==> flow/design.v <==
`timescale 1ns / 1ps
module catTrap(Clk, Reset, Down_b, hCount, vCount, rgb, bright, Block_col, Block_row);
	input	Clk, Reset, Down_b;
	input [7:0] Block_col, Block_row;
	reg btn_flag;
	integer i, j;
	reg [6:0] state;
	input [9:0] hCount, vCount;
	reg [83:0] board_map;    
	output reg [11:0] rgb;
	input bright;
	reg [1:0] cat_flag;
	reg [2:0] block_col;
  reg [2:0] block_row;
	reg [2:0] cat_col;
	reg [2:0] cat_row;
	localparam
		START =    7'b1000000,
		PLAY =   7'b0100000,
		GAMEOVER =   7'b0010000,
		GAMEWIN =  7'b0001000,
	WHITE = 12'b1111_1111_1111;
	parameter GRAY = 12'b1010_1010_1010;
	parameter BLACK = 12'b0000_0000_0000;
	parameter RED = 12'b1111_0000_0000;
	parameter ORANGE = 12'b1111_1000_0000;
	parameter GREEN = 12'b0000_1111_0000;
	wire [11:0] color [0:3];
	wire inbound;
	wire box00, box01, box02, box03, box04, box05, box06;
	wire box10, box11, box12, box13, box14, box15, box16;
	wire box20, box21, box22, box23, box24, box25, box26;
	wire box30, box31, box32, box33, box34, box35, box36;
	wire box40, box41, box42, box43, box44, box45, box46;
	wire box50, box51, box52, box53, box54, box55, box56;
	assign color[0] = WHITE;
	assign color[1] = GRAY;
	assign color[2] = ORANGE;
	assign color[3] = BLACK;
	always@ (*)
	begin
    	if(~bright )	 
			rgb = BLACK;
		else if (inbound)
		begin
			if(box00)
				rgb = color[board_map[70 +: 2]];
			else if (box01)
				rgb = color[board_map[72 +: 2]];
			else if (box02)
				rgb = color[board_map[74 +: 2]];
			else if (box03)
				rgb = color[board_map[76 +: 2]];
			else if (box04)
				rgb = color[board_map[78 +: 2]];
			else if (box05)
				rgb = color[board_map[80 +: 2]];
			else if (box06)
				rgb = color[board_map[82 +: 2]];
			else if (box10)
				rgb = color[board_map[56 +: 2]];
			else if (box11)
				rgb = color[board_map[58 +: 2]];
			else if (box12)
				rgb = color[board_map[60 +: 2]];
			else if (box13)
				rgb = color[board_map[62 +: 2]];
			else if (box14)
				rgb = color[board_map[64 +: 2]];
			else if (box15)
				rgb = color[board_map[66 +: 2]];
			else if (box16)
				rgb = color[board_map[68 +: 2]];
			else if (box20)
				rgb = color[board_map[42 +: 2]];
			else if (box21)
				rgb = color[board_map[44 +: 2]];
			else if (box22)
				rgb = color[board_map[46 +: 2]];
			else if (box23)
				rgb = color[board_map[48 +: 2]];
			else if (box24)
				rgb = color[board_map[50 +: 2]];
			else if (box25)
				rgb = color[board_map[52 +: 2]];
			else if (box26)
				rgb = color[board_map[54 +: 2]];
			else if (box30)
				rgb = color[board_map[28 +: 2]];
			else if (box31)
				rgb = color[board_map[30 +: 2]];
			else if (box32)
				rgb = color[board_map[32 +: 2]];
			else if (box33)
				rgb = color[board_map[34 +: 2]];
			else if (box34)
				rgb = color[board_map[36 +: 2]];
			else if (box35)
				rgb = color[board_map[38 +: 2]];
			else if (box36)
				rgb = color[board_map[40 +: 2]];
			else if (box40)
				rgb = color[board_map[14 +: 2]];
			else if (box41)
				rgb = color[board_map[16 +: 2]];
			else if (box42)
				rgb = color[board_map[18 +: 2]];
			else if (box43)
				rgb = color[board_map[20 +: 2]];
			else if (box44)
				rgb = color[board_map[22 +: 2]];
			else if (box45)
				rgb = color[board_map[24 +: 2]];
			else if (box46)
				rgb = color[board_map[26 +: 2]];
			else if (box50)
				rgb = color[board_map[0 +: 2]];
			else if (box51)
				rgb = color[board_map[2 +: 2]];
			else if (box52)
				rgb = color[board_map[4 +: 2]];
			else if (box53)
				rgb = color[board_map[6 +: 2]];
			else if (box54)
				rgb = color[board_map[8 +: 2]];
			else if (box55)
				rgb = color[board_map[10 +: 2]];
			else if (box56)
				rgb = color[board_map[12 +: 2]];
			else
				rgb = 12'b0000_0111_1111;
		end
		else
		begin
			if (state == GAMEOVER)
				rgb = RED;
			else if (state == GAMEWIN)
				rgb = GREEN;
			else if (state == START)
			     rgb = ORANGE;
			else
				rgb = 12'b1010_1111_1111;
	     end
	end
	assign inbound = ((hCount >= 190)&&(hCount <= 550)&&(vCount >= 140)&&(vCount <= 450));
	assign box00 = ((hCount >= 200)&&(hCount <= 250)&&(vCount >= 150)&&(vCount <= 200));
	assign box01 = ((hCount >= 250)&&(hCount <= 300)&&(vCount >= 150)&&(vCount <= 200));
	assign box02 = ((hCount >= 300)&&(hCount <= 350)&&(vCount >= 150)&&(vCount <= 200));
	assign box03 = ((hCount >= 350)&&(hCount <= 400)&&(vCount >= 150)&&(vCount <= 200));
	assign box04 = ((hCount >= 400)&&(hCount <= 450)&&(vCount >= 150)&&(vCount <= 200));
	assign box05 = ((hCount >= 450)&&(hCount <= 500)&&(vCount >= 150)&&(vCount <= 200));
	assign box06 = ((hCount >= 500)&&(hCount <= 550)&&(vCount >= 150)&&(vCount <= 200));
	assign box10 = ((hCount >= 200)&&(hCount <= 250)&&(vCount >= 200)&&(vCount <= 250));
	assign box11 = ((hCount >= 250)&&(hCount <= 300)&&(vCount >= 200)&&(vCount <= 250));
	assign box12 = ((hCount >= 300)&&(hCount <= 350)&&(vCount >= 200)&&(vCount <= 250));
	assign box13 = ((hCount >= 350)&&(hCount <= 400)&&(vCount >= 200)&&(vCount <= 250));
	assign box14 = ((hCount >= 400)&&(hCount <= 450)&&(vCount >= 200)&&(vCount <= 250));
	assign box15 = ((hCount >= 450)&&(hCount <= 500)&&(vCount >= 200)&&(vCount <= 250));
	assign box16 = ((hCount >= 500)&&(hCount <= 550)&&(vCount >= 200)&&(vCount <= 250));
	assign box20 = ((hCount >= 200)&&(hCount <= 250)&&(vCount >= 250)&&(vCount <= 300));
	assign box21 = ((hCount >= 250)&&(hCount <= 300)&&(vCount >= 250)&&(vCount <= 300));
	assign box22 = ((hCount >= 300)&&(hCount <= 350)&&(vCount >= 250)&&(vCount <= 300));
	assign box23 = ((hCount >= 350)&&(hCount <= 400)&&(vCount >= 250)&&(vCount <= 300));
	assign box24 = ((hCount >= 400)&&(hCount <= 450)&&(vCount >= 250)&&(vCount <= 300));
	assign box25 = ((hCount >= 450)&&(hCount <= 500)&&(vCount >= 250)&&(vCount <= 300));
	assign box26 = ((hCount >= 500)&&(hCount <= 550)&&(vCount >= 250)&&(vCount <= 300));
	assign box30 = ((hCount >= 200)&&(hCount <= 250)&&(vCount >= 300)&&(vCount <= 350));
	assign box31 = ((hCount >= 250)&&(hCount <= 300)&&(vCount >= 300)&&(vCount <= 350));
	assign box32 = ((hCount >= 300)&&(hCount <= 350)&&(vCount >= 300)&&(vCount <= 350));
	assign box33 = ((hCount >= 350)&&(hCount <= 400)&&(vCount >= 300)&&(vCount <= 350));
	assign box34 = ((hCount >= 400)&&(hCount <= 450)&&(vCount >= 300)&&(vCount <= 350));
	assign box35 = ((hCount >= 450)&&(hCount <= 500)&&(vCount >= 300)&&(vCount <= 350));
	assign box36 = ((hCount >= 500)&&(hCount <= 550)&&(vCount >= 300)&&(vCount <= 350));
	assign box40 = ((hCount >= 200)&&(hCount <= 250)&&(vCount >= 350)&&(vCount <= 400));
	assign box41 = ((hCount >= 250)&&(hCount <= 300)&&(vCount >= 350)&&(vCount <= 400));
	assign box42 = ((hCount >= 300)&&(hCount <= 350)&&(vCount >= 350)&&(vCount <= 400));
	assign box43 = ((hCount >= 350)&&(hCount <= 400)&&(vCount >= 350)&&(vCount <= 400));
	assign box44 = ((hCount >= 400)&&(hCount <= 450)&&(vCount >= 350)&&(vCount <= 400));
	assign box45 = ((hCount >= 450)&&(hCount <= 500)&&(vCount >= 350)&&(vCount <= 400));
	assign box46 = ((hCount >= 500)&&(hCount <= 550)&&(vCount >= 350)&&(vCount <= 400));
	assign box50 = ((hCount >= 200)&&(hCount <= 250)&&(vCount >= 400)&&(vCount <= 450));
	assign box51 = ((hCount >= 250)&&(hCount <= 300)&&(vCount >= 400)&&(vCount <= 450));
	assign box52 = ((hCount >= 300)&&(hCount <= 350)&&(vCount >= 400)&&(vCount <= 450));
	assign box53 = ((hCount >= 350)&&(hCount <= 400)&&(vCount >= 400)&&(vCount <= 450));
	assign box54 = ((hCount >= 400)&&(hCount <= 450)&&(vCount >= 400)&&(vCount <= 450));
	assign box55 = ((hCount >= 450)&&(hCount <= 500)&&(vCount >= 400)&&(vCount <= 450));
	assign box56 = ((hCount >= 500)&&(hCount <= 550)&&(vCount >= 400)&&(vCount <= 450));
	reg [83:0] next_map;
	reg [6:0] next_state;
	reg [2:0] next_cat_col;
	reg [2:0] next_cat_row;
	always @ (*)
	begin
		next_state = state;
		next_cat_col = cat_col;
		next_cat_row = cat_row;
		block_row = 3'b000;
		block_col = 3'b000;
		cat_flag = 1;
		for (i = 0; i < 6; i = i + 1)
			for (j = 0; j < 7; j = j + 1)
				next_map[2*((i)*7+(j)) +: 2] = board_map[2*((i)*7+(j)) +: 2];
			case(state)
				START:
				begin
						if (Down_b)
							begin
								 next_state = PLAY;
							end
				end
				PLAY:
				begin
	        if (Down_b)
	            begin
	            case(Block_row)
	               8'b00000000: block_row = 3'b000;
	               8'b00000001: block_row = 3'b001;
	               8'b00000010: block_row = 3'b010;
	               8'b00000100: block_row = 3'b011;
	               8'b00001000: block_row = 3'b100;
	               8'b00010000: block_row = 3'b101;
	               8'b00100000: block_row = 3'b110;
	               8'b01000000: block_row = 3'b111;
	               default: block_row = 3'b000;
	              endcase
	              case(Block_col)
	               8'b00000000: block_col = 3'b000;
	               8'b00000001: block_col = 3'b001;
	               8'b00000010: block_col = 3'b010;
	               8'b00000100: block_col = 3'b011;
	               8'b00001000: block_col = 3'b100;
	               8'b00010000: block_col = 3'b101;
	               8'b00100000: block_col = 3'b110;
	               8'b01000000: block_col = 3'b111;
	               default: block_col = 3'b000;
	              endcase
                    if ((block_row <= 3'd5)&&(block_col <= 3'd6))
                      next_map[2*((block_row)*7+(block_col)) +: 2] = 3;
                    cat_flag = 1;
                    if ((next_map[2*((next_cat_row+1)*7+(next_cat_col)) +: 2] != 3)&&(cat_flag==1))
                      begin
                        next_map[2*((next_cat_row+1)*7+(next_cat_col)) +: 2] = 2;
                        next_map[2*((next_cat_row)*7+(next_cat_col)) +: 2] = 0;
                        next_cat_row = next_cat_row + 1;
                        cat_flag = 0;
                      end
                    else if ((next_map[2*((next_cat_row)*7+(next_cat_col+1)) +: 2] != 3)&&(cat_flag==1))
                      begin
                        next_map[2*((next_cat_row)*7+(next_cat_col+1)) +: 2] = 2;
                        next_map[2*((next_cat_row)*7+(next_cat_col)) +: 2] = 0;
                        next_cat_col = next_cat_col + 1;
                        cat_flag = 0;
                      end
                    else if ((next_map[2*((next_cat_row-1)*7+(next_cat_col)) +: 2] != 3)&&(cat_flag==1))
                      begin
                        next_map[2*((next_cat_row-1)*7+(next_cat_col)) +: 2] = 2;
                        next_map[2*((next_cat_row)*7+(next_cat_col)) +: 2] = 0;
                        next_cat_row = next_cat_row - 1;
                        cat_flag = 0;
                      end
                    else if ((next_map[2*((next_cat_row)*7+(next_cat_col-1)) +: 2] != 3)&&(cat_flag==1))
                      begin
                        next_map[2*((next_cat_row)*7+(next_cat_col-1)) +: 2] = 2;
                        next_map[2*((next_cat_row)*7+(next_cat_col)) +: 2] = 0;
                        next_cat_col = next_cat_col - 1;
                        cat_flag = 0;
                      end
                    else
                      next_state = GAMEWIN;
	            end
								 if ((next_cat_row > 4)||(next_cat_col > 5)||(next_cat_col < 1)||(next_cat_row < 1))
									 next_state = GAMEOVER;
	           end
				GAMEOVER:
				begin
	      end
				GAMEWIN:
				begin
	      end
				default: ;
		  endcase
	end
	always @ (posedge Clk, posedge Reset)
	begin
		if(Reset)
		begin
			state <= START;
			cat_col <= 3'd3;
			cat_row <= 3'd3;
			for (i = 0; i < 6; i = i + 1)
				for (j = 0; j < 7; j = j + 1)
					board_map[2*((i)*7+(j)) +: 2] <= ((i + j) % 2 == 1) ? 2'd1 : 2'd0;
			board_map[48 +: 2] <= 2;  
		end
		else
		begin
			state <= next_state;
			cat_col <= next_cat_col;
			cat_row <= next_cat_row;
			for (i = 0; i < 6; i = i + 1)
				for (j = 0; j < 7; j = j + 1)
					board_map[2*((i)*7+(j)) +: 2] <= next_map[2*((i)*7+(j)) +: 2];
	   end 
    end
endmodule
==> flow/run.sh <==
#!/bin/bash
# the make line also repeats each setting of config.mk as NAME=value (left out here)
make -C /OpenROAD-flow-scripts/flow DESIGN_CONFIG=/design/flow/config.mk WORK_HOME=/design/flow/orfs CLKGATE_MAP_FILE= finish
==> flow/config.mk <==
export PLATFORM = sky130hd
export DESIGN_NAME = catTrap
export DESIGN_NICKNAME = catTrap
export VERILOG_FILES = /design/flow/design.v
export SDC_FILE = /design/flow/constraint.sdc
export NUM_CORES = 4
export LEC_CHECK = 0
export CAP_MARGIN = 20
export CORE_ASPECT_RATIO = 1.63
export CORE_MARGIN = 4
export CORE_UTILIZATION = 38
export MIN_ROUTING_LAYER = met2
export PLACE_DENSITY_LB_ADDON = 0.17
export SLEW_MARGIN = 20
==> flow/constraint.sdc <==
create_clock -name core_clock -period 6.64 [get_ports {Clk}]
set_input_delay 1.3280 -clock core_clock [delete_from_list [all_inputs] [get_ports {Clk}]]
set_output_delay 1.3280 -clock core_clock [all_outputs]
set_load 0.01 [all_outputs]
==> flow_summary.toml, run 1 <==
# generated from flow reports
[synth]
synth_area_sq_um = 16600
yosysTopAreaCellShare = 0.101
ff_type = "dfrtp_1"
yosysUniqueCellTypes = 108
top_cell = "nand2_1"
synthTopCellsByArea = "dfrtp_1, a21oi_1, nand2_1"
syn_area_per_cell_sq_um = 6.58
ys_cells = 2524
synth_adder_area_share = 0.0732
yosys_warnings = 1
simple_gate_area_frac = 0.287
async_flop_share = 1.00
post_synth_inst_count = 2524
yosysChipArea_sq_um = 16600
synth_seq_share = 0.144
synth.cellmix.compoundShare = 0.392
netlist_top_cells_count = "nand2_1, a21oi_1, nor2_1"
ys_sh_mux = 0.0115
synth_nets = 2651
ys.flops = 94
logic_family = "AND-OR/OR-AND gates"
xor_share = 0.0310
yosysTopAreaCell = "dfrtp_1"
edf_count = 0

[floorplanning]
die-height_um = 275
core_sq_um = 43100
chipArea_sq_um = 47200
row_count = 97
die_w_um = 172
fp_util = 0.385
ioPinCount = 52

[place]
place_area_sq_um = 21200
portBuffers = 51
place_ws_ns = -1.80
gp_congestion = 1.41
dp_hpwl_mm = 91.2

[clock_tree]
cts.sinks = 94
cts_max_level = 3
cts_buffers = 9
root_buffer = "clkbuf_16"
max-clock-path-buffers = 2

[run_status]
outcome = "stopped before the end"
error = "[ERROR GRT-0116] Global routing finished with congestion. Check the congestion regions in the DRC Viewer."
lastStage = "5_1_grt"

[grt]
grt.overflow.total = 89
grt_util_all_layers = 0.784
metal layers:
layer,GRT usage,overflow
met5,0.488,11
met4,0.652,7
met3,0.836,56
met2,0.842,15
met1,-,-
through the flow:
stage	instances	hold slack (ns)	setup TNS, ns
floorplan	2524	0.467	-19.38
global placement	3389	0.507	-138.42
detailed placement	3389	0.515	-147.29
CTS	3495	0.524	-33.00
what timing repair did:
action | CTS
pin swaps | 213
resized | 457
setup endpoints to repair | 105
hold buffers | 0
setup buffers | 86
cloned | 10
==> run 2: changes to the inputs <==
Settings changed: ABC_AREA set to 1, CAP_MARGIN 20 to 40, CELL_PAD_IN_SITES_DETAIL_PLACEMENT set to 0, CORE_ASPECT_RATIO 1.63 to unset, CORE_MARGIN 4 to 2, CORE_UTILIZATION 38 to 69, CTS_CLUSTER_DIAMETER set to 67, CTS_CLUSTER_SIZE set to 86, HOLD_SLACK_MARGIN set to 0.07, MIN_ROUTING_LAYER met2 to met1, PLACE_DENSITY_LB_ADDON 0.17 to unset, SETUP_SLACK_MARGIN set to -0.21.
Clock period 6.64 ns to 4.04 ns, I/O delays scaled along.
==> run 2 against run 1 <==
- the run fails in 3_5_place_dp
- synthesized cell count up 29%
- synthesized area up 4.6%
- die size down 44%
==> flow_summary.toml, run 2 <==
# generated from flow reports
[run_status]
outcome = "stopped before the end"
lastStage = "3_5_place_dp"
error = "[ERROR DPL-0033] detailed placement checks failed during check placement."

[place]
portBuffers = 51
gp_congestion = 1.33

[floorplanning]
die-height_um = 163
fp_util = 0.696
chipArea_sq_um = 26500
ioPinCount = 52
row_count = 58
die_w_um = 163
core_sq_um = 25000

[synth]
ys_sh_mux = 0
ys_cells = 3252
yosysTopAreaCell = "nand2_1"
logic_family = "simple AND/OR/NAND/NOR gates"
synth_nets = 3379
top_cell = "nand2_1"
synth_seq_share = 0.137
synth_area_sq_um = 17400
simple_gate_area_frac = 0.390
async_flop_share = 1.00
yosys_warnings = 1
edf_count = 0
syn_area_per_cell_sq_um = 5.34
netlist_top_cells_count = "nand2_1, inv_1, nor2_1"
xor_share = 0.0146
ff_type = "dfrtp_1"
yosysTopAreaCellShare = 0.194
yosysUniqueCellTypes = 63
post_synth_inst_count = 3252
yosysChipArea_sq_um = 17400
synth.cellmix.compoundShare = 0.254
ys.flops = 94
synthTopCellsByArea = "nand2_1, o21ai_0, inv_1"
synth_adder_area_share = 0.0700
run 2: metrics by stage:
stage	area [sq um]	setup TNS (ns)	cells	setup slack, ns
2_1_floorplan	17800	-214.82	3252	-2.32
3_3_place_gp	24200	-349.75	4291	-3.89
==> run 3: changes to the inputs <==
Settings changed: ABC_AREA 1 to unset, CAP_MARGIN 40 to 20, CELL_PAD_IN_SITES_DETAIL_PLACEMENT 0 to unset, CORE_UTILIZATION 69 to 58, CTS_CLUSTER_DIAMETER 67 to unset, CTS_CLUSTER_SIZE 86 to unset, HOLD_SLACK_MARGIN 0.07 to unset, MIN_ROUTING_LAYER met1 to unset, SETUP_SLACK_MARGIN -0.21 to 2.03, TNS_END_PERCENT set to 5.
Clock period 4.04 ns to 7.01 ns, I/O delays scaled along.
==> run 3 against run 2 <==
- the run fails in 5_1_grt
- synthesized area down 4.4%
- synthesized cell count down 22%
- die size up 13%
==> flow_summary.toml, run 3 <==
# generated from flow reports
[run_status]
outcome = "stopped before the end"
lastStage = "5_1_grt"
error = "[ERROR GRT-0232] Routing congestion too high. Check the congestion heatmap in the GUI."

[floorplanning]
die_w_um = 173
core_sq_um = 28000
die-height_um = 173
fp_util = 0.593
ioPinCount = 52
row_count = 61
chipArea_sq_um = 30000

[synth]
syn_area_per_cell_sq_um = 6.58
logic_family = "AND-OR/OR-AND gates"
top_cell = "nand2_1"
yosysTopAreaCellShare = 0.101
synth_seq_share = 0.144
synth_nets = 2651
post_synth_inst_count = 2524
xor_share = 0.0310
ff_type = "dfrtp_1"
yosysTopAreaCell = "dfrtp_1"
simple_gate_area_frac = 0.287
synth_area_sq_um = 16600
synth_adder_area_share = 0.0732
ys_sh_mux = 0.0115
ys_cells = 2524
edf_count = 0
yosysChipArea_sq_um = 16600
yosysUniqueCellTypes = 108
synthTopCellsByArea = "dfrtp_1, a21oi_1, nand2_1"
yosys_warnings = 1
ys.flops = 94
netlist_top_cells_count = "nand2_1, a21oi_1, nor2_1"
async_flop_share = 1.00
synth.cellmix.compoundShare = 0.392

[place]
portBuffers = 51
dp_hpwl_mm = 70.8
gp_congestion = 1.26

[clock_tree]
ctsHoldBuffers = 0
max-clock-path-buffers = 2
cts.sinks = 94
cts_buffers = 9
root_buffer = "clkbuf_16"
cts_max_level = 3

[grt]
grt.overflow.total = 5
grt_util_all_layers = 0.695
==> run 3: metrics by stage <==
stage / setup WS, ns / std cells / instance area [sq um] / util / setup TNS, ns
after floorplan: -0.0742 / 2524 / 16900 / - / -0.786
after global placement: -1.16 / 3157 / 20300 / 0.724 / -76.64
after detailed placement: -1.39 / 3157 / 20300 / 0.724 / -102.19
after CTS: -0.112 / 3197 / 21500 / 0.769 / -1.78
==> run 3: repair_timing <==
action | 4_1_cts
resized | 232
buffers inserted | 22
endpoints found under the setup margin | 105
pin swaps | 87
cloned | 2
==> run 3: routing by layer <==
metal | GRT usage | GRT overflow
met2 | 0.892 | 3
met4 | 0.627 | 2
met3 | 0.488 | 0
met1 | 0.726 | 0
met5 | 0.260 | 0
==> run 4: changes to the inputs <==
Settings changed: ABC_AREA set to 1, CORE_UTILIZATION 58 to 70, CTS_CLUSTER_DIAMETER set to 210, CTS_CLUSTER_SIZE set to 72, PLACE_DENSITY_LB_ADDON set to 0.01, SETUP_SLACK_MARGIN 2.03 to 0.56, TNS_END_PERCENT 5 to unset.
Clock period 7.01 ns to 5.18 ns, I/O delays scaled along.
==> run 4 against run 3 <==
- the flow stops in 4_1_cts
- synthesized area is 4.6% higher
- synthesized cell count is 29% higher
- die size is 13% lower
==> flow_summary.toml, run 4 <==
# generated from flow reports
[run_status]
outcome = "stopped before the end"
lastStage = "4_1_cts"
error = "[ERROR DPL-0038] Utilization greater than 100%, impossible to legalize"

[synth]
ys_sh_mux = 0
ys_cells = 3252
netlist_top_cells_count = "nand2_1, inv_1, nor2_1"
top_cell = "nand2_1"
synth.cellmix.compoundShare = 0.254
synthTopCellsByArea = "nand2_1, o21ai_0, inv_1"
xor_share = 0.0146
post_synth_inst_count = 3252
syn_area_per_cell_sq_um = 5.34
synth_nets = 3379
yosys_warnings = 1
edf_count = 0
logic_family = "simple AND/OR/NAND/NOR gates"
simple_gate_area_frac = 0.390
yosysTopAreaCellShare = 0.194
ff_type = "dfrtp_1"
yosysChipArea_sq_um = 17400
synth_adder_area_share = 0.0700
synth_area_sq_um = 17400
synth_seq_share = 0.137
yosysTopAreaCell = "nand2_1"
yosysUniqueCellTypes = 63
async_flop_share = 1.00
ys.flops = 94

[floorplanning]
chipArea_sq_um = 26100
ioPinCount = 52
fp_util = 0.715
die_w_um = 162
core_sq_um = 24300
row_count = 57
die-height_um = 162

[place]
dp_cells = 4093
portBuffers = 51
gp_congestion = 1.26
place_area_sq_um = 22800
dp_hpwl_mm = 72.8
## run 4: stage by stage
stage	hold slack, ns	setup WS [ns]	setup TNS, ns	utilization
after detailed placement	0.513	-3.66	-300.02	0.936
after global placement	0.484	-3.15	-238.50	0.936
after floorplan	0.455	-1.55	-126.84	-
==> run 5: changes to the inputs <==
Settings changed: CAP_MARGIN 20 to 10, CELL_PAD_IN_SITES_GLOBAL_PLACEMENT set to 2, CORE_ASPECT_RATIO set to 0.66, CORE_UTILIZATION 70 to 69, CTS_CLUSTER_DIAMETER 210 to 180, CTS_CLUSTER_SIZE 72 to unset, GPL_ROUTABILITY_DRIVEN set to 1, PLACE_DENSITY set to 0.84, PLACE_DENSITY_LB_ADDON 0.01 to unset, SETUP_SLACK_MARGIN 0.56 to unset, SLEW_MARGIN 20 to 40, TNS_END_PERCENT set to 65.
Clock period 5.18 ns to 17.0 ns, I/O delays scaled along.
==> run 5 against run 4 <==
- synthesized cell count did not move
- synthesized area did not move
- die size rose by 1.5%
- the flow stops in 3_1_place_gp_skip_io
==> flow_summary.toml, run 5 <==
# generated from flow reports
[synth]
ys_sh_mux = 0
post_synth_inst_count = 3252
top_cell = "nand2_1"
yosysChipArea_sq_um = 17400
yosysUniqueCellTypes = 63
synth_adder_area_share = 0.0700
simple_gate_area_frac = 0.390
netlist_top_cells_count = "nand2_1, inv_1, nor2_1"
yosys_warnings = 1
synth_area_sq_um = 17400
yosysTopAreaCell = "nand2_1"
edf_count = 0
ff_type = "dfrtp_1"
ys.flops = 94
syn_area_per_cell_sq_um = 5.34
synth_nets = 3379
synthTopCellsByArea = "nand2_1, o21ai_0, inv_1"
async_flop_share = 1.00
synth.cellmix.compoundShare = 0.254
logic_family = "simple AND/OR/NAND/NOR gates"
ys_cells = 3252
yosysTopAreaCellShare = 0.194
synth_seq_share = 0.137
xor_share = 0.0146

[run_status]
outcome = "stopped before the end"
error = "[ERROR GPL-0301] Utilization 151.177 % exceeds 100%."
lastStage = "3_1_place_gp_skip_io"

[floorplanning]
die_w_um = 199
die-height_um = 133
row_count = 47
core_sq_um = 24900
fp_util = 0.697
chipArea_sq_um = 26500
==> run 6: changes to the inputs <==
Settings changed: ABC_AREA 1 to unset, CAP_MARGIN 10 to 40, CELL_PAD_IN_SITES_DETAIL_PLACEMENT set to 0, CELL_PAD_IN_SITES_GLOBAL_PLACEMENT 2 to unset, CORE_ASPECT_RATIO 0.66 to unset, CORE_UTILIZATION 69 to 64, CTS_CLUSTER_DIAMETER 180 to 67, CTS_CLUSTER_SIZE set to 37, GPL_ROUTABILITY_DRIVEN 1 to unset, HOLD_SLACK_MARGIN set to 0.07, MIN_ROUTING_LAYER set to met1, PLACE_DENSITY 0.84 to unset, SLEW_MARGIN 40 to 20, TNS_END_PERCENT 65 to unset.
Clock period 17.0 ns to 5.79 ns, I/O delays scaled along.
==> run 6 against run 5 <==
- the flow stops in 5_1_grt
- synthesized cell count fell by 22%
- die size rose by 2.9%
- synthesized area fell by 4.4%
==> flow_summary.toml, run 6 <==
# generated from flow reports
[clock_tree]
cts_buffers = 9
cts_max_level = 3
max-clock-path-buffers = 2
ctsHoldBuffers = 0
root_buffer = "clkbuf_16"
cts.sinks = 94

[floorplanning]
die_w_um = 165
fp_util = 0.656
die-height_um = 165
row_count = 58
ioPinCount = 52
chipArea_sq_um = 27300
core_sq_um = 25300

[synth]
syn_area_per_cell_sq_um = 6.58
synth.cellmix.compoundShare = 0.392
simple_gate_area_frac = 0.287
ff_type = "dfrtp_1"
netlist_top_cells_count = "nand2_1, a21oi_1, nor2_1"
synth_seq_share = 0.144
ys_sh_mux = 0.0115
yosysUniqueCellTypes = 108
ys.flops = 94
synthTopCellsByArea = "dfrtp_1, a21oi_1, nand2_1"
synth_nets = 2651
top_cell = "nand2_1"
logic_family = "AND-OR/OR-AND gates"
yosysTopAreaCellShare = 0.101
yosys_warnings = 1
synth_adder_area_share = 0.0732
edf_count = 0
ys_cells = 2524
post_synth_inst_count = 2524
yosysChipArea_sq_um = 16600
xor_share = 0.0310
yosysTopAreaCell = "dfrtp_1"
synth_area_sq_um = 16600
async_flop_share = 1.00

[place]
gp_congestion = 1.43
place_ws_ns = -2.11
dp_hpwl_mm = 69.7
dp_cells = 3200
place_area_sq_um = 21000
portBuffers = 51

[run_status]
outcome = "stopped before the end"
error = "[ERROR GRT-0116] Global routing finished with congestion. Check the congestion regions in the DRC Viewer."
lastStage = "5_1_grt"

[grt]
grt.overflow.total = 440
grt_util_all_layers = 0.863
## run 6: what timing repair did
item | 4_1_cts
gates resized | 235
pin swaps | 110
setup endpoints to repair | 105
gates cloned | 7
buffers inserted | 52
## run 6: per-layer routing
metal	overflow	track usage
met2	202	0.983
met4	160	0.857
met1	35	0.852
met3	35	0.768
met5	8	0.542
## run 6: through the flow
step | utilization | setup TNS [ns] | hold slack, ns
2_1_floorplan | - | -82.39 | 0.467
3_5_place_dp | 0.828 | -184.92 | 0.539
3_3_place_gp | 0.828 | -156.74 | 0.534
4_1_cts | 0.893 | -95.82 | 0.553
==> run 7: changes to the inputs <==
Settings changed: ABC_AREA set to 1, CAP_MARGIN 40 to 20, CELL_PAD_IN_SITES_DETAIL_PLACEMENT 0 to unset, CORE_UTILIZATION 64 to 72, CTS_CLUSTER_DIAMETER 67 to unset, CTS_CLUSTER_SIZE 37 to unset, HOLD_SLACK_MARGIN 0.07 to unset, MIN_ROUTING_LAYER met1 to unset, PLACE_DENSITY set to 0.38, TNS_END_PERCENT set to 100.
Clock period 5.79 ns to 5.02 ns, I/O delays scaled along.
==> run 7 against run 6 <==
- the flow stops in 3_5_place_dp
- synthesized area rose by 4.6%
- die size fell by 6.8%
- synthesized cell count rose by 29%
==> flow_summary.toml, run 7 <==
# generated from flow reports
[synth]
async_flop_share = 1.00
post_synth_inst_count = 3252
yosys_warnings = 1
syn_area_per_cell_sq_um = 5.34
synth_area_sq_um = 17400
yosysChipArea_sq_um = 17400
ys_cells = 3252
ys_sh_mux = 0
synth_nets = 3379
simple_gate_area_frac = 0.390
yosysTopAreaCell = "nand2_1"
edf_count = 0
synth_adder_area_share = 0.0700
yosysUniqueCellTypes = 63
ys.flops = 94
synthTopCellsByArea = "nand2_1, o21ai_0, inv_1"
yosysTopAreaCellShare = 0.194
top_cell = "nand2_1"
xor_share = 0.0146
synth.cellmix.compoundShare = 0.254
logic_family = "simple AND/OR/NAND/NOR gates"
synth_seq_share = 0.137
ff_type = "dfrtp_1"
netlist_top_cells_count = "nand2_1, inv_1, nor2_1"

[run_status]
error = "[ERROR DPL-0033] detailed placement checks failed during check placement."
lastStage = "3_5_place_dp"
outcome = "stopped before the end"

[place]
gp_congestion = 1.29
portBuffers = 51

[floorplanning]
core_sq_um = 23600
ioPinCount = 52
row_count = 56
die_w_um = 159
chipArea_sq_um = 25400
die-height_um = 159
fp_util = 0.736
==> run 7: through the flow <==
step,worst slack (ns),instances
floorplan,-1.65,3252
global placement,-3.32,4110
==> run 8: changes to the inputs <==
Settings changed: CORE_UTILIZATION 72 to 51, PLACE_DENSITY 0.38 to unset, TNS_END_PERCENT 100 to unset.
Clock period 5.02 ns to 6.97 ns, I/O delays scaled along.
==> run 8 against run 7 <==
- the layout now fails its checks (max-capacitance violations, max-slew violations, negative setup slack)
- die size is 40% higher
- synthesized area stayed put
- synthesized cell count stayed put
==> flow_summary.toml, run 8 <==
# flow metrics
[setup_path]
cp-start-kind = "input port"
path_delay_family = "simple AND/OR/NAND/NOR gates"
cp-startpoint = "hCount[0]"
slowest_delay_ns = 0.17
cp_num_cells = 92
worstSetupEndpointType = "primary output"
critPathMostFrequentCell = "nand2_1"
rr_worst_depth = 27
reg2reg_to = "board_map[73]"
r2r_start = "cat_row[0]"
required_ns = 5.58
cp.arrival_ns = 7.18
reg2reg_setup_slack_ns = -0.51
cp_max_fo = 4
worstPathBufferInverterCount = 4
path_class = "input port to primary output"
worstSetupEndpoint = "rgb[8]"
slowest_stage = "nor3_4"

[synth]
yosysTopAreaCell = "nand2_1"
synth_adder_area_share = 0.0700
logic_family = "simple AND/OR/NAND/NOR gates"
synth.cellmix.compoundShare = 0.254
simple_gate_area_frac = 0.390
netlist_top_cells_count = "nand2_1, inv_1, nor2_1"
post_synth_inst_count = 3252
syn_area_per_cell_sq_um = 5.34
synth_area_sq_um = 17400
synth_nets = 3379
ys_sh_mux = 0
ys.flops = 94
synthTopCellsByArea = "nand2_1, o21ai_0, inv_1"
yosys_warnings = 1
yosysTopAreaCellShare = 0.194
xor_share = 0.0146
yosysChipArea_sq_um = 17400
async_flop_share = 1.00
edf_count = 0
ff_type = "dfrtp_1"
yosysUniqueCellTypes = 63
ys_cells = 3252
synth_seq_share = 0.137
top_cell = "nand2_1"

[clock_tree]
cts_max_level = 3
root_buffer = "clkbuf_16"
cts_buffers = 9
cts.sinks = 94
cts_tree = "yes"
clkSlewWorstSetupHoldPaths_ns = 0.08
clock_latency_ns = 0.41
max-clock-path-buffers = 2

[final_timing]
grt_setup_unrepaired = "yes"
worst_clock_skew_ns = 0.0311
fin_crit_ns = 8.58
tightestPinTransition_ns = 1.74
setup_tns_ns = -63.36
slew_violations = 3
post-route-period-util = 1.23
fin_ws_ns = -1.61
hold_viol_final = 0
max_freq_ghz = 0.117
max_slew_margin = -0.167
finalSetupViolCount = 104

[finish]
logic_area_sq_um = 15000
syn2layout_area_growth_pct = 47.6
fin_cells = 4232
final_util = 0.765
finalInstanceArea_sq_um = 25700
fillCellCount = 2599
nNetsFinal = 3904
seqCellArea_sq_um = 2390

[floorplanning]
chipArea_sq_um = 35600
die_w_um = 189
row_count = 67
core_sq_um = 33500
fp_util = 0.518
die-height_um = 189
ioPinCount = 52

[place]
gp_congestion = 1.10
dp_cells = 4066
portBuffers = 51
place_ws_ns = -2.28
dp_hpwl_mm = 70.7
place_area_sq_um = 21500

[grt]
grt.overflow.total = 0
grt_max_degree = 84
grt_pass1_wl_mm = 148
grt_util_all_layers = 0.545
grt_pass1_vias = 26121
antenna_found_initial = 7

[hold_path]
hold_end = "state[0]"
holdPathStages = 2
hp-class = "flop to flop"
min_from = "state[0]"

[route]
wl_per_cell_um = 24.8
drt_iter0_drc = 5354
drtAntennaViolNets = 0
wl_mm = 105
viasPerCell = 6.60
first_pass_iters = 15
drc_errors = 0
vias = 27937

[flow_run]
warnings = 52
maxCapViolations = 1

[run_status]
outcome = "complete, but fails checks"
so_faults = "max-capacitance violations, max-slew violations, negative setup slack"
[run 8: layout make-up]
type	count	share of cell area
multi-input cells	2542	0.584
repair buffers	617	0.213
flip-flops and latches	94	0.0930
inverters	513	0.0767
well taps	448	0.0218
clock buffers	9	0.00878
clock inverters	7	0.00249
diodes	2	0.000195
[run 8: layer usage]
layer  part of all wire  track usage  wire, um  vias up
met3               0.16        0.248     16800     1095
met2               0.39        0.803     41300     2505
li1                   -            -         -    11735
met4               0.12        0.465     12500       16
met1               0.33        0.594     34100    12586
met5             0.0029       0.0151       304        -
[run 8: what timing repair did]
| item | in CTS | in global routing |
|---|---|---|
| buffers inserted | 117 | 57 |
| endpoints found under the setup margin | 105 | 105 |
| pin swaps | 156 | 173 |
| hold buffers | 0 | 0 |
| resized | 684 | 343 |
| gates cloned | 4 | 5 |
[run 8: stage by stage]
stage,hold WS (ns)
final,0.547
after global placement,0.489
after global routing,0.573
after CTS,0.524
after detailed placement,0.504
after floorplan,0.455
==> run 9: changes to the inputs <==
Settings changed: CAP_MARGIN 20 to 40, CELL_PAD_IN_SITES_DETAIL_PLACEMENT set to 1, CORE_ASPECT_RATIO set to 0.7, CORE_UTILIZATION 51 to 35, CTS_CLUSTER_DIAMETER set to 379, CTS_CLUSTER_SIZE set to 15, GPL_ROUTABILITY_DRIVEN set to 0, GPL_TIMING_DRIVEN set to 0, HOLD_SLACK_MARGIN set to -0.01, MIN_ROUTING_LAYER set to met2, PLACE_DENSITY_LB_ADDON set to 0.04, SETUP_SLACK_MARGIN set to -0.11, SLEW_MARGIN 20 to 10, TNS_END_PERCENT set to 55.
Clock period 6.97 ns to 6.2 ns, I/O delays scaled along.
==> run 9 against run 8 <==
- the flow now stops in 5_1_grt
- synthesized cell count unchanged
- synthesized area unchanged
- die size up 45%
==> flow_summary.toml, run 9 <==
# generated from flow reports
[place]
dp_hpwl_mm = 88.8
portBuffers = 50
place_ws_ns = -3.99

[clock_tree]
cts.sinks = 94
cts_max_level = 3
max-clock-path-buffers = 2
root_buffer = "clkbuf_16"
cts_buffers = 9

[synth]
yosysChipArea_sq_um = 17400
synth_area_sq_um = 17400
ys_cells = 3252
syn_area_per_cell_sq_um = 5.34
ys.flops = 94
ff_type = "dfrtp_1"
top_cell = "nand2_1"
synthTopCellsByArea = "nand2_1, o21ai_0, inv_1"
synth_nets = 3379
post_synth_inst_count = 3252
yosysUniqueCellTypes = 63
netlist_top_cells_count = "nand2_1, inv_1, nor2_1"
synth.cellmix.compoundShare = 0.254
synth_adder_area_share = 0.0700
ys_sh_mux = 0
simple_gate_area_frac = 0.390
yosysTopAreaCellShare = 0.194
logic_family = "simple AND/OR/NAND/NOR gates"
yosys_warnings = 1
async_flop_share = 1.00
xor_share = 0.0146
edf_count = 0
synth_seq_share = 0.137
yosysTopAreaCell = "nand2_1"

[grt]
grt.overflow.total = 1563
grt_util_all_layers = 0.858

[floorplanning]
chipArea_sq_um = 51500
die-height_um = 190
row_count = 68
core_sq_um = 49200
die_w_um = 270
ioPinCount = 52
fp_util = 0.353

[run_status]
error = "[ERROR GRT-0116] Global routing finished with congestion. Check the congestion regions in the DRC Viewer."
outcome = "stopped before the end"
lastStage = "5_1_grt"
## run 9: per-layer routing
| metal | global-route usage | GRT overflow |
|---|---|---|
| met1 | - | - |
| met2 | 0.854 | 187 |
| met3 | 1.01 | 1116 |
| met4 | 0.613 | 121 |
| met5 | 0.834 | 139 |
## run 9: what timing repair did
item                                    4_1_cts
pin swaps                                   184
hold buffers                                  0
gates cloned                                  9
endpoints found under the setup margin      105
gates resized                               843
setup buffers                               158
## run 9: stage by stage
stage | TNS [ns] | cells | instance area [sq um] | hold slack (ns)
detailed placement | -359.40 | 3991 | 19500 | 0.492
CTS | -101.94 | 4174 | 23400 | 0.509
floorplan | -35.82 | 3252 | 17900 | 0.455
global placement | -342.72 | 3967 | 19200 | 0.493
==> run 10: changes to the inputs <==
Settings changed: ABC_AREA 1 to unset, CAP_MARGIN 40 to 20, CELL_PAD_IN_SITES_DETAIL_PLACEMENT 1 to unset, CORE_ASPECT_RATIO 0.7 to unset, CORE_UTILIZATION 35 to 63, CTS_CLUSTER_DIAMETER 379 to 372, CTS_CLUSTER_SIZE 15 to 99, GPL_ROUTABILITY_DRIVEN 0 to unset, GPL_TIMING_DRIVEN 0 to unset, HOLD_SLACK_MARGIN -0.01 to unset, MIN_ROUTING_LAYER met2 to unset, PLACE_DENSITY set to 0.38, PLACE_DENSITY_LB_ADDON 0.04 to unset, SETUP_SLACK_MARGIN -0.11 to unset, SLEW_MARGIN 10 to 20, TNS_END_PERCENT 55 to unset.
Clock period 6.2 ns to 7.01 ns, I/O delays scaled along.
==> run 10 against run 9 <==
- the flow again stops in 5_1_grt
- die size decreased by 46%
- synthesized area down 4.4%
- synthesized cell count down 22%
==> flow_summary.toml, run 10 <==
# generated from flow reports
[synth]
synthTopCellsByArea = "dfrtp_1, a21oi_1, nand2_1"
ff_type = "dfrtp_1"
ys.flops = 94
synth_adder_area_share = 0.0732
yosys_warnings = 1
yosysTopAreaCell = "dfrtp_1"
synth_area_sq_um = 16600
post_synth_inst_count = 2524
top_cell = "nand2_1"
xor_share = 0.0310
edf_count = 0
logic_family = "AND-OR/OR-AND gates"
ys_sh_mux = 0.0115
yosysUniqueCellTypes = 108
yosysTopAreaCellShare = 0.101
synth_nets = 2651
async_flop_share = 1.00
synth.cellmix.compoundShare = 0.392
netlist_top_cells_count = "nand2_1, a21oi_1, nor2_1"
syn_area_per_cell_sq_um = 6.58
ys_cells = 2524
synth_seq_share = 0.144
simple_gate_area_frac = 0.287
yosysChipArea_sq_um = 16600

[run_status]
error = "[ERROR GRT-0232] Routing congestion too high. Check the congestion heatmap in the GUI."
outcome = "stopped before the end"
lastStage = "5_1_grt"

[floorplanning]
core_sq_um = 26000
fp_util = 0.639
die-height_um = 166
ioPinCount = 52
die_w_um = 166
chipArea_sq_um = 27700
row_count = 59

[clock_tree]
cts_buffers = 9
cts_max_level = 3
root_buffer = "clkbuf_16"
max-clock-path-buffers = 2
cts.sinks = 94

[grt]
grt.overflow.total = 489
grt_util_all_layers = 0.874

[place]
place_ws_ns = -1.21
dp_cells = 3027
dp_hpwl_mm = 64.9
place_area_sq_um = 19500
portBuffers = 51
gp_congestion = 1.36
run 10: per-stage QoR:
stage / util
after floorplan: -
after detailed placement: 0.752
after CTS: 0.819
after global placement: 0.752
run 10: per-layer routing:
layer  GRT overflow  track usage
met5              9        0.494
met4            174        0.877
met3             40        0.787
met2            240        0.997
met1             26        0.859
run 10: timing repair:
item                                    4_1_cts
pin swaps                                   132
endpoints found under the setup margin       98
resized                                     265
cloned                                       10
buffers inserted                             39
endpoints found under the hold margin         0
hold buffers                                  0
==> run 11: changes to the inputs <==
Settings changed: ABC_AREA set to 1, CAP_MARGIN 20 to 0, CELL_PAD_IN_SITES_DETAIL_PLACEMENT set to 0, CORE_UTILIZATION 63 to 72, CTS_CLUSTER_DIAMETER 372 to 67, CTS_CLUSTER_SIZE 99 to 86, HOLD_SLACK_MARGIN set to 0.07, MIN_ROUTING_LAYER set to met1, PLACE_DENSITY 0.38 to unset, PLACE_DENSITY_LB_ADDON set to 0.3, TNS_END_PERCENT set to 5.
Clock period 7.01 ns to 3.91 ns, I/O delays scaled along.
==> run 11 against run 10 <==
- the flow stops in 3_5_place_dp
- die size fell by 8.2%
- synthesized area rose by 4.6%
- synthesized cell count increased by 29%
==> flow_summary.toml, run 11 <==
# generated from flow reports
[synth]
post_synth_inst_count = 3252
ys_cells = 3252
yosysUniqueCellTypes = 63
async_flop_share = 1.00
ys_sh_mux = 0
logic_family = "simple AND/OR/NAND/NOR gates"
yosysTopAreaCellShare = 0.194
yosys_warnings = 1
synth_nets = 3379
edf_count = 0
ff_type = "dfrtp_1"
netlist_top_cells_count = "nand2_1, inv_1, nor2_1"
synthTopCellsByArea = "nand2_1, o21ai_0, inv_1"
yosysChipArea_sq_um = 17400
synth_adder_area_share = 0.0700
yosysTopAreaCell = "nand2_1"
synth_seq_share = 0.137
simple_gate_area_frac = 0.390
synth_area_sq_um = 17400
synth.cellmix.compoundShare = 0.254
top_cell = "nand2_1"
ys.flops = 94
xor_share = 0.0146
syn_area_per_cell_sq_um = 5.34

[floorplanning]
die_w_um = 159
chipArea_sq_um = 25400
fp_util = 0.736
row_count = 56
die-height_um = 159
ioPinCount = 52
core_sq_um = 23600

[place]
gp_congestion = 1.36
portBuffers = 51

[run_status]
error = "[ERROR DPL-0038] Utilization greater than 100%, impossible to legalize"
lastStage = "3_5_place_dp"
outcome = "stopped before the end"
run 11: per-stage QoR:
step           hold WS [ns]  cells  setup TNS, ns
2_1_floorplan         0.455   3252        -231.78
3_3_place_gp          0.484   4242        -362.29
==> run 12: changes to the inputs <==
Settings changed: ABC_AREA 1 to unset, CAP_MARGIN 0 to 20, CELL_PAD_IN_SITES_DETAIL_PLACEMENT 0 to unset, CELL_PAD_IN_SITES_GLOBAL_PLACEMENT set to 2, CORE_ASPECT_RATIO set to 0.79, CORE_UTILIZATION 72 to 55, CTS_CLUSTER_DIAMETER 67 to unset, CTS_CLUSTER_SIZE 86 to unset, HOLD_SLACK_MARGIN 0.07 to -0.07, PLACE_DENSITY_LB_ADDON 0.3 to 0.08, SETUP_SLACK_MARGIN set to -0.56, SLEW_MARGIN 20 to 10, TNS_END_PERCENT 5 to unset.
Clock period 3.91 ns to 8.16 ns, I/O delays scaled along.
==> run 12 against run 11 <==
- the run fails in 3_1_place_gp_skip_io
- synthesized area decreased by 4.4%
- die size is 24% higher
- synthesized cell count fell by 22%
==> flow_summary.toml, run 12 <==
# generated from flow reports
[synth]
yosysUniqueCellTypes = 108
synth_nets = 2651
synth_seq_share = 0.144
edf_count = 0
simple_gate_area_frac = 0.287
logic_family = "AND-OR/OR-AND gates"
xor_share = 0.0310
yosys_warnings = 1
ys.flops = 94
top_cell = "nand2_1"
async_flop_share = 1.00
post_synth_inst_count = 2524
yosysChipArea_sq_um = 16600
synth_adder_area_share = 0.0732
yosysTopAreaCellShare = 0.101
synthTopCellsByArea = "dfrtp_1, a21oi_1, nand2_1"
ys_sh_mux = 0.0115
netlist_top_cells_count = "nand2_1, a21oi_1, nor2_1"
synth.cellmix.compoundShare = 0.392
ys_cells = 2524
ff_type = "dfrtp_1"
synth_area_sq_um = 16600
syn_area_per_cell_sq_um = 6.58
yosysTopAreaCell = "dfrtp_1"

[floorplanning]
die-height_um = 158
fp_util = 0.559
die_w_um = 200
chipArea_sq_um = 31600
core_sq_um = 29700
row_count = 56

[run_status]
lastStage = "3_1_place_gp_skip_io"
error = "[ERROR FLW-0024] Place density exceeds 1.0 (current PLACE_DENSITY_LB_ADDON =  0.08). Please check if the value of  PLACE_DENSITY_LB_ADDON is between 0 and 0.99."
outcome = "stopped before the end"
==> run 13: changes to the inputs <==
Settings changed: ABC_AREA set to 1, CAP_MARGIN 20 to 40, CELL_PAD_IN_SITES_DETAIL_PLACEMENT set to 0, CELL_PAD_IN_SITES_GLOBAL_PLACEMENT 2 to unset, CORE_ASPECT_RATIO 0.79 to 0.7, CORE_UTILIZATION 55 to 58, CTS_CLUSTER_DIAMETER set to 23, CTS_CLUSTER_SIZE set to 13, GPL_ROUTABILITY_DRIVEN set to 0, GPL_TIMING_DRIVEN set to 0, HOLD_SLACK_MARGIN -0.07 to 0.19, PLACE_DENSITY_LB_ADDON 0.08 to 0.04, SETUP_SLACK_MARGIN -0.56 to -0.11, TNS_END_PERCENT set to 55.
Clock period 8.16 ns to 6.2 ns, I/O delays scaled along.
==> run 13 against run 12 <==
- the run fails in 5_1_grt
- synthesized cell count increased by 29%
- die size down 0.72%
- synthesized area rose by 4.6%
==> flow_summary.toml, run 13 <==
# generated from flow reports
[run_status]
outcome = "stopped before the end"
lastStage = "5_1_grt"
error = "[ERROR GRT-0232] Routing congestion too high. Check the congestion heatmap in the GUI."

[synth]
async_flop_share = 1.00
logic_family = "simple AND/OR/NAND/NOR gates"
top_cell = "nand2_1"
simple_gate_area_frac = 0.390
ff_type = "dfrtp_1"
synth_nets = 3379
syn_area_per_cell_sq_um = 5.34
ys_cells = 3252
yosysChipArea_sq_um = 17400
xor_share = 0.0146
post_synth_inst_count = 3252
netlist_top_cells_count = "nand2_1, inv_1, nor2_1"
ys_sh_mux = 0
synthTopCellsByArea = "nand2_1, o21ai_0, inv_1"
yosysUniqueCellTypes = 63
synth.cellmix.compoundShare = 0.254
ys.flops = 94
synth_seq_share = 0.137
synth_adder_area_share = 0.0700
yosysTopAreaCellShare = 0.194
edf_count = 0
yosys_warnings = 1
synth_area_sq_um = 17400
yosysTopAreaCell = "nand2_1"

[floorplanning]
chipArea_sq_um = 31400
core_sq_um = 29200
die-height_um = 149
row_count = 52
ioPinCount = 52
die_w_um = 211
fp_util = 0.595

[clock_tree]
cts.sinks = 94
cts_buffers = 9
ctsHoldBuffers = 0
root_buffer = "clkbuf_16"
cts_max_level = 3
max-clock-path-buffers = 2

[grt]
grt_util_all_layers = 0.766
grt.overflow.total = 122

[place]
portBuffers = 50
dp_hpwl_mm = 69.4
place_area_sq_um = 19000
dp_cells = 3694
run 13: repair_timing:
action	4_1_cts
setup buffers	131
gates cloned	4
resized	659
endpoints found under the hold margin	0
pin swaps	133
endpoints found under the setup margin	105
run 13: metal layers:
metal | GRT overflow | track usage
met4 | 38 | 0.674
met3 | 9 | 0.687
met2 | 59 | 0.879
met5 | 3 | 0.577
met1 | 13 | 0.774
run 13: stage by stage:
stage	worst slack, ns	hold slack, ns
4_1_cts	-2.13	0.508
3_5_place_dp	-3.25	0.495
3_3_place_gp	-3.19	0.483
2_1_floorplan	-0.935	0.455
==> run 14: changes to the inputs <==
Settings changed: ABC_AREA 1 to unset, CAP_MARGIN 40 to 20, CELL_PAD_IN_SITES_DETAIL_PLACEMENT 0 to unset, CORE_ASPECT_RATIO 0.7 to unset, CORE_UTILIZATION 58 to 10, CTS_CLUSTER_DIAMETER 23 to unset, CTS_CLUSTER_SIZE 13 to unset, GPL_ROUTABILITY_DRIVEN 0 to unset, GPL_TIMING_DRIVEN 0 to unset, HOLD_SLACK_MARGIN 0.19 to unset, MIN_ROUTING_LAYER met1 to unset, PLACE_DENSITY_LB_ADDON 0.04 to unset, SETUP_SLACK_MARGIN -0.11 to unset, SLEW_MARGIN 10 to 20, TNS_END_PERCENT 55 to unset.
Clock period 6.2 ns to 13.3 ns, I/O delays scaled along.
==> run 14 against run 13 <==
- the run now finishes clean
- die size grew to 5.4 times the previous value
- synthesized cell count decreased by 22%
- synthesized area is 4.4% lower
==> flow_summary.toml, run 14 <==
# flow metrics
[synth]
synth_seq_share = 0.144
yosysTopAreaCell = "dfrtp_1"
xor_share = 0.0310
synth_adder_area_share = 0.0732
netlist_top_cells_count = "nand2_1, a21oi_1, nor2_1"
synth_nets = 2651
synthTopCellsByArea = "dfrtp_1, a21oi_1, nand2_1"
yosysTopAreaCellShare = 0.101
ys.flops = 94
async_flop_share = 1.00
ff_type = "dfrtp_1"
synth.cellmix.compoundShare = 0.392
yosys_warnings = 1
syn_area_per_cell_sq_um = 6.58
yosysChipArea_sq_um = 16600
ys_sh_mux = 0.0115
simple_gate_area_frac = 0.287
logic_family = "AND-OR/OR-AND gates"
yosysUniqueCellTypes = 108
edf_count = 0
synth_area_sq_um = 16600
post_synth_inst_count = 2524
ys_cells = 2524
top_cell = "nand2_1"

[place]
gp_congestion = 1.06
dp_hpwl_mm = 84.1
place_area_sq_um = 19700
dp_cells = 4652
portBuffers = 51

[clock_tree]
clock_latency_ns = 0.42
cts.sinks = 94
max-clock-path-buffers = 2
cts_tree = "yes"
cts_buffers = 9
cts_max_level = 3
ctsHoldBuffers = 0
cts_resized = 0
cts_setup_buffers = 0
clkSlewWorstSetupHoldPaths_ns = 0.08
root_buffer = "clkbuf_16"

[floorplanning]
die_w_um = 412
row_count = 149
core_sq_um = 165000
ioPinCount = 52
die-height_um = 412
chipArea_sq_um = 169000
fp_util = 0.101

[setup_path]
path_class = "input port to flop"
slowest_stage = "xor2_1"
cp_num_cells = 25
r2r_start = "cat_row[0]"
cp.arrival_ns = 11.58
cp-start-kind = "input port"
worstSetupEndpoint = "board_map[24]"
rr_worst_depth = 17
reg2reg_to = "board_map[6]"
cp_max_fo = 37
worstPathBufferInverterCount = 5
cp-startpoint = "Block_row[6]"
required_ns = 13.57
path_delay_family = "AND-OR/OR-AND gates"
worstSetupEndpointType = "flop"
reg2reg_setup_slack_ns = 4.93
slowest_delay_ns = 0.86

[run_status]
outcome = "no timing/DRC/antenna violations"

[final_timing]
tightestPinTransition_ns = 1.22
finalSetupViolCount = 0
worst_clock_skew_ns = 0.0223
hold_viol_final = 0
max_freq_ghz = 0.0884
max_slew_margin = 0.178
fin_crit_ns = 11.31
post-route-period-util = 0.851
slew_violations = 0
grt_setup_unrepaired = "no"
setup_tns_ns = 0

[finish]
final_util = 0.122
fin_cells = 4671
fillCellCount = 19165
finalInstanceArea_sq_um = 20100
syn2layout_area_growth_pct = 21.1
nNetsFinal = 2601

[flow_run]
warnings = 47
maxCapViolations = 0

[hold_path]
holdPathStages = 2
hold_end = "board_map[49]"
min_from = "board_map[49]"
hp-class = "flop to flop"

[route]
first_pass_iters = 21
wl_per_cell_um = 23.8
drc_errors = 0
drtAntennaViolNets = 0
viasPerCell = 4.76
wl_mm = 111
vias = 22233
drt_iter0_drc = 3351

[grt]
grt_max_degree = 79
antenna_found_initial = 4
grt.overflow.total = 0
grt_util_all_layers = 0.126
grt_pass1_wl_mm = 157
grt_pass1_vias = 20630
run 14: through the flow:
stage	setup slack (ns)	hold WS (ns)
floorplan	4.29	0.470
global placement	1.80	0.504
detailed placement	1.81	0.506
CTS	2.21	0.517
global route	1.66	0.550
finish	1.99	0.519
run 14: metal layers:
metal / GRT usage / routed length (um)
met1: 0.158 / 43600
met2: 0.188 / 46300
met5: 0 / 77
met4: 0.0839 / 9060
met3: 0.0340 / 11900
run 14: area by class of cell:
type | count | area, sq um | area share
repair buffers | 127 | 1080 | 0.0537
diodes | 3 | 7.51 | 0.000373
inverters | 59 | 224 | 0.0111
clock buffers | 9 | 225 | 0.0112
clock inverters | 7 | 105 | 0.00522
multi-input cells | 2183 | 13300 | 0.664
flip-flops and latches | 94 | 2390 | 0.119
well taps | 2189 | 2740 | 0.136
==> run 15: changes to the inputs <==
Settings changed: ABC_AREA set to 1, CAP_MARGIN 20 to 40, CELL_PAD_IN_SITES_DETAIL_PLACEMENT set to 0, CORE_UTILIZATION 10 to 68, CTS_CLUSTER_DIAMETER set to 67, CTS_CLUSTER_SIZE set to 86, HOLD_SLACK_MARGIN set to 0.07, MIN_ROUTING_LAYER set to met1, SETUP_SLACK_MARGIN set to -0.29.
Clock period 13.3 ns to 4.12 ns, I/O delays scaled along.
==> run 15 against run 14 <==
- synthesized cell count up 29%
- synthesized area up 4.6%
- die size down 84%
- the flow now stops in 4_1_cts
==> flow_summary.toml, run 15 <==
# generated from flow reports
[synth]
ys_sh_mux = 0
synth_nets = 3379
edf_count = 0
ys_cells = 3252
synth_adder_area_share = 0.0700
post_synth_inst_count = 3252
yosys_warnings = 1
xor_share = 0.0146
logic_family = "simple AND/OR/NAND/NOR gates"
synth_seq_share = 0.137
netlist_top_cells_count = "nand2_1, inv_1, nor2_1"
ff_type = "dfrtp_1"
synth_area_sq_um = 17400
synthTopCellsByArea = "nand2_1, o21ai_0, inv_1"
yosysTopAreaCellShare = 0.194
simple_gate_area_frac = 0.390
yosysTopAreaCell = "nand2_1"
synth.cellmix.compoundShare = 0.254
top_cell = "nand2_1"
yosysUniqueCellTypes = 63
syn_area_per_cell_sq_um = 5.34
ys.flops = 94
async_flop_share = 1.00
yosysChipArea_sq_um = 17400

[place]
place_ws_ns = -4.50
dp_hpwl_mm = 77.5
place_area_sq_um = 24100
gp_congestion = 1.36
portBuffers = 51

[floorplanning]
die_w_um = 164
core_sq_um = 25100
ioPinCount = 52
row_count = 58
fp_util = 0.692
chipArea_sq_um = 26900
die-height_um = 164

[run_status]
outcome = "stopped before the end"
error = "[ERROR DPL-0038] Utilization greater than 100%, impossible to legalize"
lastStage = "4_1_cts"
## run 15: stage by stage
stage / std cells / setup TNS [ns]
detailed placement: 4275 / -375.04
global placement: 4275 / -333.78
floorplan: 3252 / -208.72
==> run 16: changes to the inputs <==
Settings changed: CAP_MARGIN 40 to 20, CELL_PAD_IN_SITES_DETAIL_PLACEMENT 0 to unset, CORE_UTILIZATION 68 to 52, CTS_CLUSTER_DIAMETER 67 to unset, CTS_CLUSTER_SIZE 86 to unset, HOLD_SLACK_MARGIN 0.07 to unset, MIN_ROUTING_LAYER met1 to unset, SETUP_SLACK_MARGIN -0.29 to 2.74, TNS_END_PERCENT set to 10.
Clock period 4.12 ns to 9.4 ns, I/O delays scaled along.
==> run 16 against run 15 <==
- now fails the layout checks on negative setup slack
- synthesized area did not move
- die size is 30% higher
- synthesized cell count unchanged
==> flow_summary.toml, run 16 <==
# flow metrics
[synth]
synthTopCellsByArea = "nand2_1, o21ai_0, inv_1"
netlist_top_cells_count = "nand2_1, inv_1, nor2_1"
edf_count = 0
ys.flops = 94
yosysTopAreaCellShare = 0.194
syn_area_per_cell_sq_um = 5.34
synth.cellmix.compoundShare = 0.254
synth_adder_area_share = 0.0700
ff_type = "dfrtp_1"
simple_gate_area_frac = 0.390
yosysChipArea_sq_um = 17400
yosys_warnings = 1
logic_family = "simple AND/OR/NAND/NOR gates"
synth_seq_share = 0.137
xor_share = 0.0146
async_flop_share = 1.00
post_synth_inst_count = 3252
ys_sh_mux = 0
top_cell = "nand2_1"
synth_area_sq_um = 17400
yosysUniqueCellTypes = 63
synth_nets = 3379
ys_cells = 3252
yosysTopAreaCell = "nand2_1"

[grt]
grt_util_all_layers = 0.508
grt_max_degree = 120
antenna_found_initial = 4
grt_pass1_vias = 23502
grt_pass1_wl_mm = 137
grt.overflow.total = 0

[floorplanning]
core_sq_um = 32700
die_w_um = 187
row_count = 66
ioPinCount = 52
fp_util = 0.531
chipArea_sq_um = 34900
die-height_um = 187

[final_timing]
finalSetupViolCount = 12
worst_clock_skew_ns = 0.0244
fin_ws_ns = -0.293
max_freq_ghz = 0.103
grt_setup_unrepaired = "yes"
tightestPinTransition_ns = 1.14
post-route-period-util = 1.03
slew_violations = 0
max_slew_margin = 0.237
hold_viol_final = 0
fin_crit_ns = 9.69

[setup_path]
worstSetupEndpointType = "primary output"
critPathMostFrequentCell = "nand2_1"
cp_num_cells = 90
reg2reg_setup_slack_ns = 1.56
rr_worst_depth = 26
path_class = "input port to primary output"
worstPathBufferInverterCount = 2
worstSetupEndpoint = "rgb[3]"
cp.arrival_ns = 7.81
slowest_delay_ns = 0.24
reg2reg_to = "board_map[56]"
r2r_start = "cat_row[0]"
cp_max_fo = 6
path_delay_family = "simple AND/OR/NAND/NOR gates"
cp-startpoint = "hCount[4]"
cp-start-kind = "input port"
slowest_stage = "a21oi_4"
required_ns = 7.52

[hold_path]
holdPathStages = 2
hold_end = "state[2]"
hp-class = "flop to flop"
min_from = "state[2]"

[finish]
fillCellCount = 2905
syn2layout_area_growth_pct = 28.7
seqCellArea_sq_um = 2390
finalInstanceArea_sq_um = 22400
logic_area_sq_um = 15100
nNetsFinal = 3506

[run_status]
so_faults = "negative setup slack"
outcome = "complete, but fails checks"

[place]
dp_hpwl_mm = 66.9
gp_congestion = 1.13
portBuffers = 51
place_ws_ns = -0.902
place_area_sq_um = 19200

[route]
wl_mm = 93.8
first_pass_iters = 11
vias = 25331
wl_per_cell_um = 24.5
drc_errors = 0
drtAntennaViolNets = 0
viasPerCell = 6.62
drt_iter0_drc = 4190

[clock_tree]
cts_tree = "yes"
max-clock-path-buffers = 2
cts_max_level = 3
clock_latency_ns = 0.41
root_buffer = "clkbuf_16"
cts_buffers = 9
clkSlewWorstSetupHoldPaths_ns = 0.07
ctsHoldBuffers = 0
cts.sinks = 94

[flow_run]
maxCapViolations = 0
warnings = 55
==> run 16: repair_timing <==
action / in CTS / in global routing
pin swaps: 204 / 255
endpoints found under the setup margin: 105 / 105
buffers inserted: 18 / 11
gates resized: 761 / 292
==> run 16: layout make-up <==
cell class                      count  area share
Tap cell                          442      0.0247
Timing Repair Buffer              219      0.0895
Clock buffer                       10      0.0107
Multi-Input combinational cell   2542       0.677
Inverter                          513      0.0880
Clock inverter                      6     0.00336
Antenna cell                        1    0.000112
Sequential cell                    94       0.107
==> run 16: per-stage QoR <==
| step | hold WS [ns] | util | cells | TNS (ns) |
|---|---|---|---|---|
| finish | 0.537 | 0.684 | 3827 | -2.82 |
| global route | 0.542 | 0.684 | 3826 | -12.30 |
| CTS | 0.519 | 0.648 | 3815 | -0.190 |
| detailed placement | 0.515 | 0.587 | 3781 | -9.92 |
| global placement | 0.482 | 0.587 | 3781 | -8.34 |
| floorplan | 0.455 | - | 3252 | 0 |
==> run 16: routing by layer <==
layer | track usage | wire, um | part of all wire
met5 | 0 | 26 | 0.00028
met4 | 0.369 | 9290 | 0.099
met3 | 0.188 | 14600 | 0.16
met2 | 0.753 | 37900 | 0.40
met1 | 0.605 | 31900 | 0.34
